==> build 59: inputs <==
==> flow/design.v <==
`timescale 1ns / 1ps
module fir
#(
    parameter   DIN_WIDTH    = 8    ,    
                FIR_TAP      = 16   ,    
                COEF_WIDTH   = 8    ,    
                DOUT_WIDTH   = 8        
)
(
    input           clk         ,
    input           rst_n       ,
    input           load_sw     ,                
    input       [ DIN_WIDTH-1:0]    data_in ,    
    input       [COEF_WIDTH-1:0]    coff_in ,    
    output      [DOUT_WIDTH-1:0]    data_out     
    );
localparam  PROD_WIDTH   = DIN_WIDTH + COEF_WIDTH,  
            ADD_WIDTH    = PROD_WIDTH + clogb2(FIR_TAP) ; 
reg [DIN_WIDTH-1:0] data_in_r;
wire [ADD_WIDTH-1:0] data_out_w;
reg [COEF_WIDTH-1:0] coff [FIR_TAP-1:0];     
wire [PROD_WIDTH-1:0] prod [FIR_TAP-1:0];    
reg [ADD_WIDTH-1:0] sum [FIR_TAP-1:0];       
always @(posedge clk or negedge rst_n) begin: LOAD
    integer i;
    if (!rst_n) begin
        for (i = 0; i <= FIR_TAP-1; i = i +1) begin
            coff[i] <= 'd0;
        end
        data_in_r <= 'd0;
    end else if(!load_sw) begin      
        coff[FIR_TAP-1] <= coff_in;
        for (i = FIR_TAP-1; i > 0; i = i -1) begin
            coff[i-1] <= coff[i];
        end
    end else begin
        data_in_r <= data_in;        
    end
end
genvar k;
generate
    for (k = 0; k < FIR_TAP; k = k + 1) begin
        assign prod[k] = data_in_r * coff[k];
    end
endgenerate
always @(posedge clk or negedge rst_n) begin: SOP
    integer m;
    if (!rst_n) begin
        for (m = 0; m < FIR_TAP; m = m + 1) begin
            sum[m] <= 'd0;
        end
    end else begin
        sum[FIR_TAP-1] <= prod[FIR_TAP-1];
        for (m = FIR_TAP-1; m > 0; m = m - 1) begin
            sum[m-1] <= prod[m-1] + sum[m];
        end
    end
end
assign data_out_w = sum[0];
assign data_out = data_out_w[ADD_WIDTH-1:ADD_WIDTH-DOUT_WIDTH];
function integer clogb2 (input integer depth);
    begin
        for(clogb2=0; depth>1; clogb2=clogb2+1)
        depth = depth >> 1;
    end
endfunction
endmodule
==> flow/run.sh <==
#!/bin/bash
# the make line also repeats each setting of config.mk as NAME=value (left out here)
make -C /OpenROAD-flow-scripts/flow DESIGN_CONFIG=/design/flow/config.mk WORK_HOME=/design/flow/orfs CLKGATE_MAP_FILE= finish
==> flow/config.mk <==
export PLATFORM = sky130hd
export DESIGN_NAME = fir
export DESIGN_NICKNAME = fir
export VERILOG_FILES = /design/flow/design.v
export SDC_FILE = /design/flow/constraint.sdc
export NUM_CORES = 4
export LEC_CHECK = 0
export CAP_MARGIN = 20
export CORE_MARGIN = 2
export CORE_UTILIZATION = 66
export SLEW_MARGIN = 20
==> flow/constraint.sdc <==
create_clock -name core_clock -period 4.7 [get_ports {clk}]
set_input_delay 0.9400 -clock core_clock [delete_from_list [all_inputs] [get_ports {clk}]]
set_output_delay 0.9400 -clock core_clock [all_outputs]
set_load 0.01 [all_outputs]
==> trial 45: changes against build 59 <==
Settings changed: CAP_MARGIN 20 to 35, CORE_UTILIZATION 66 to 72, CTS_CLUSTER_DIAMETER set to 204, CTS_CLUSTER_SIZE set to 20, MAX_ROUTING_LAYER set to met5, MIN_ROUTING_LAYER set to met1, PLACE_DENSITY set to 0.39, SETUP_SLACK_MARGIN set to 0.38, TNS_END_PERCENT set to 60.
==> flow/constraint.sdc (replaced) <==
create_clock -name core_clock -period 4.42 [get_ports {clk}]
set_input_delay 0.8840 -clock core_clock [delete_from_list [all_inputs] [get_ports {clk}]]
set_output_delay 0.8840 -clock core_clock [all_outputs]
set_load 0.01 [all_outputs]
==> qor summary <==
	build 59	trial 45
Outcome	complete, but fails checks	complete, but fails checks
Reasons for failing layout checks	setup timing	setup timing
Overall die area	0.0845 mm^2	0.0776 mm^2
CP Data Required Time	5.25 ns	4.92 ns
Sequential share of cell area	16.7%	16.8%
Top achievable clock speed	204 MHz	203 MHz
RD Place Congestion	0.864	0.913
Wire length per cell	17.6 um	19.2 um
Actual transition at the worst max-transition pin	0.737 ns	0.892 ns
Via count of the first global-routing pass	41700	43600
Final routed wirelength across all metal layers	128000 um	140000 um
Worst slack after detailed placement	-0.313 ns	-0.619 ns
Global-route met1 utilization	42.4%	50.5%
Number of clock-tree buffers in the layout	70	31
Logic gate fraction of the total cell area	60.4%	61.0%
Worst R2R Setup Slack	-0.19 ns	-0.50 ns
Tapcell Cnt	1070	969
Wire length on met3	6330 um	9590 um

========
==> lagoon: inputs <==
// fir: RTL as listed in full above, without the edits since
export LEC_CHECK = 0
export CAP_MARGIN = 20
export CORE_MARGIN = 2
export CORE_UTILIZATION = 70
export SLEW_MARGIN = 20
create_clock -name core_clock -period 4.92 [get_ports {clk}]
run.sh (not shown) runs the stock make flow with config.mk's settings and CLKGATE_MAP_FILE=.
==> violet (differences from lagoon) <==
--- a/flow/config.mk
+++ b/flow/config.mk
@@ -6,6 +6,12 @@
 export NUM_CORES = 4
 export LEC_CHECK = 0
+export ABC_AREA = 1
 export CAP_MARGIN = 20
+export CELL_PAD_IN_SITES_DETAIL_PLACEMENT = 1
+export CORE_ASPECT_RATIO = 1.55
 export CORE_MARGIN = 2
-export CORE_UTILIZATION = 70
+export CORE_UTILIZATION = 40
+export CTS_CLUSTER_SIZE = 93
+export GPL_TIMING_DRIVEN = 0
+export HOLD_SLACK_MARGIN = 0.21
 export SLEW_MARGIN = 20
==> flow/constraint.sdc (replaced) <==
create_clock -name core_clock -period 6.12 [get_ports {clk}]
set_input_delay 1.2240 -clock core_clock [delete_from_list [all_inputs] [get_ports {clk}]]
set_output_delay 1.2240 -clock core_clock [all_outputs]
set_load 0.01 [all_outputs]
==> juniper (differences from lagoon) <==
--- a/flow/config.mk
+++ b/flow/config.mk
@@ -8,4 +8,4 @@
 export CAP_MARGIN = 20
 export CORE_MARGIN = 2
-export CORE_UTILIZATION = 70
+export CORE_UTILIZATION = 40
 export SLEW_MARGIN = 20
==> flow/constraint.sdc (replaced) <==
create_clock -name core_clock -period 5.91 [get_ports {clk}]
set_input_delay 1.1820 -clock core_clock [delete_from_list [all_inputs] [get_ports {clk}]]
set_output_delay 1.1820 -clock core_clock [all_outputs]
set_load 0.01 [all_outputs]
==> results <==
Run status: juniper no timing/DRC/antenna violations; violet no timing/DRC/antenna violations; lagoon failed layout checks
Violated checks: juniper -; violet -; lagoon negative setup slack
Cell depth of the worst flop-to-flop path: juniper 16; violet 20; lagoon 16
Clock latency reported for the late side of the worst-skew pair: juniper 0.67 ns; violet 0.70 ns; lagoon 0.64 ns
Area leader share: juniper 29.00%; violet 27.75%; lagoon 29.00%
Multi-input combinational cell area: juniper 36,980 um2; violet 36,640 um2; lagoon 37,950 um2
Number of instances resized during post-cts repair: juniper 0; violet 2; lagoon 8
Die outline area: juniper 138,600 um2; violet 144,900 um2; lagoon 79,750 um2
# clk buffers: juniper 75; violet 68; lagoon 66
Worst slew slack as a fraction of its limit: juniper 28.33%; violet 17.93%; lagoon 36.96%
Signal buf overhead: juniper 1.708%; violet 2.873%; lagoon 5.582%
Cell area after technology mapping: juniper 54,250 um2; violet 56,710 um2; lagoon 54,250 um2
Area share of xor/xnor cells in the synthesized design: juniper 3.309%; violet 2.795%; lagoon 3.309%

========
==> v18 <==
Starts from the design.v that is shown in full above.
clock: 4.9 ns
lec_check: 0
cap_margin: 20
core_margin: 2
core_utilization: 72
place_density: 0.35
setup_slack_margin: 1.41
slew_margin: 20
==> v13 (differences from v18) <==
- CTS_CLUSTER_DIAMETER: default -> 232
- PLACE_DENSITY: 0.35 -> default
- SETUP_SLACK_MARGIN: 1.41 -> default
==> flow/constraint.sdc (replaced) <==
create_clock -name core_clock -period 4.3 [get_ports {clk}]
set_input_delay 0.8600 -clock core_clock [delete_from_list [all_inputs] [get_ports {clk}]]
set_output_delay 0.8600 -clock core_clock [all_outputs]
set_load 0.01 [all_outputs]
==> v34 (differences from v18) <==
- CORE_UTILIZATION: 72 -> 40
- CTS_CLUSTER_DIAMETER: default -> 116
- HOLD_SLACK_MARGIN: default -> 0.02
- PLACE_DENSITY: 0.35 -> default
- SETUP_SLACK_MARGIN: 1.41 -> default
- TNS_END_PERCENT: default -> 85
==> flow/constraint.sdc (replaced) <==
create_clock -name core_clock -period 7.0 [get_ports {clk}]
set_input_delay 1.4000 -clock core_clock [delete_from_list [all_inputs] [get_ports {clk}]]
set_output_delay 1.4000 -clock core_clock [all_outputs]
set_load 0.01 [all_outputs]
==> qor summary <==
quantity	v18	v13	v34
Outcome	no timing/DRC/antenna violations	complete, but fails checks	no timing/DRC/antenna violations
Layout check failures	-	negative setup slack	-
Die X-Extent	278.5 um	278.5 um	372.3 um
Core Rows	100	100	135
Pin count of the biggest net entering global routing	129	90	137
Sum of negative setup slack	0 ps	-50,810 ps	0 ps
First-pass GRT wire length	209,700 um	213,300 um	201,500 um
Slew at the pin closest to its max-slew limit	885.4 ps	788.7 ps	1022 ps
Worst path bufs/invs	5	6	4
Fill cell instance count of the final layout	4,330	3,091	13,030
Clock latency of the later-clocked register in the worst-skew pair	630 ps	650 ps	660 ps
Floorplan utilization	0.7276	0.7276	0.4020
Total number of nets in the final design	7,341	7,804	7,054
Plain + repair buffers	345	805	56
Final clock-cell share	0.02947	0.03033	0.03245
Area of the core	74,570 sq um	74,570 sq um	135,000 sq um
Unrepaired setup endpoints after global routing	yes	yes	no
Diode insertion count for antenna repair	2	1	1
WL final	130,500 um	154,300 um	114,900 um
Post-route clock period utilization	0.9788	1.170	0.8266
Routed wl met3	7871 um	12,170 um	4916 um
Number of clock buffers in the layout	65	70	67
Post-layout instance count excluding filler cells	6,909	7,375	7,430

========
==> v35 <==
// fir: RTL as listed in full above, without the edits since
clock: 3.23 ns
lec_check: 0
abc_area: 0
cap_margin: 20
core_margin: 2
core_utilization: 72
cts_cluster_diameter: 95
cts_cluster_size: 14
setup_slack_margin: 0.38
slew_margin: 20
==> inputs of v12, as changes to v35 <==
==> flow/config.mk (replaced) <==
export PLATFORM = sky130hd
export DESIGN_NAME = fir
export DESIGN_NICKNAME = fir
export VERILOG_FILES = /design/flow/design.v
export SDC_FILE = /design/flow/constraint.sdc
export NUM_CORES = 4
export LEC_CHECK = 0
export ABC_AREA = 0
export CAP_MARGIN = 20
export CELL_PAD_IN_SITES_GLOBAL_PLACEMENT = 1
export CORE_ASPECT_RATIO = 1.88
export CORE_MARGIN = 2
export CORE_UTILIZATION = 43
export MAX_ROUTING_LAYER = met4
export MIN_ROUTING_LAYER = met2
export PLACE_DENSITY_LB_ADDON = 0.18
export SLEW_MARGIN = 25
==> flow/constraint.sdc (replaced) <==
create_clock -name core_clock -period 3.99 [get_ports {clk}]
set_input_delay 0.7980 -clock core_clock [delete_from_list [all_inputs] [get_ports {clk}]]
set_output_delay 0.7980 -clock core_clock [all_outputs]
set_load 0.01 [all_outputs]
==> inputs of v15, as changes to v35 <==
==> flow/config.mk (replaced) <==
export PLATFORM = sky130hd
export DESIGN_NAME = fir
export DESIGN_NICKNAME = fir
export VERILOG_FILES = /design/flow/design.v
export SDC_FILE = /design/flow/constraint.sdc
export NUM_CORES = 4
export LEC_CHECK = 0
export ABC_AREA = 1
export CAP_MARGIN = 20
export CORE_MARGIN = 2
export CORE_UTILIZATION = 72
export CTS_CLUSTER_SIZE = 76
export PLACE_DENSITY = 0.76
export SLEW_MARGIN = 20
==> flow/constraint.sdc (replaced) <==
create_clock -name core_clock -period 4.16 [get_ports {clk}]
set_input_delay 0.8320 -clock core_clock [delete_from_list [all_inputs] [get_ports {clk}]]
set_output_delay 0.8320 -clock core_clock [all_outputs]
set_load 0.01 [all_outputs]
==> changes_impl.md <==
### Metrics

* Smallest setup slack after layout at -0.960 ns
* Critical-path cell list: buf_8 -> and2_1 -> fa_2 -> fa_1 -> inv_2 -> fa_1 -> fa_1 -> inv_2 -> ha_4 -> and2_4 -> a311o_1 -> or3_4 -> a311o_2 -> o31ai_4 -> xor2_1
* Run status: failed layout checks
* Via Count at approximately 55000
* Setup-violating endpoint count in the final report at 197
* Init Core Util at between 40 and 50%
* Checks failing in the layout checks: negative setup slack
# the run above: v12

==> changes_impl.md <==
### Metrics

* Checks failing in the layout checks: negative hold slack, negative setup slack
* Final hold violation count at 7
* Run status: failed layout checks
* Init Core Util at a little over 70%
* Via Count at 47400
* Critical-path cell list: buf_12 -> buf_16 -> buf_6 -> and2_4 -> fa_2 -> fa_1 -> inv_1 -> fa_1 -> fa_1 -> inv_2 -> ha_4 -> nand2_2 -> o211ai_1 -> a21oi_4 -> o21bai_1 -> a41o_1 -> a31oi_4 -> xnor2_2 -> buf_4
* Setup-violating endpoint count in the final report at 243
* Smallest setup slack after layout at -1.98 ns
* Worst hold-check slack at -0.0290 ns
# the run above: v35

==> changes_impl.md <==
### Metrics

* Setup-violating endpoint count in the final report at 184
* Run status: failed layout checks
* Checks failing in the layout checks: negative setup slack
* Smallest setup slack after layout at -1.19 ns
* Critical-path cell list: buf_12 -> buf_12 -> nand2_4 -> fa_1 -> inv_2 -> fa_1 -> fa_1 -> inv_2 -> fa_1 -> inv_2 -> ha_4 -> buf_6 -> nand2_4 -> nor2_4 -> o21ai_4 -> nand3_4 -> xor2_1
* Via Count at 49800
# the run above: v15

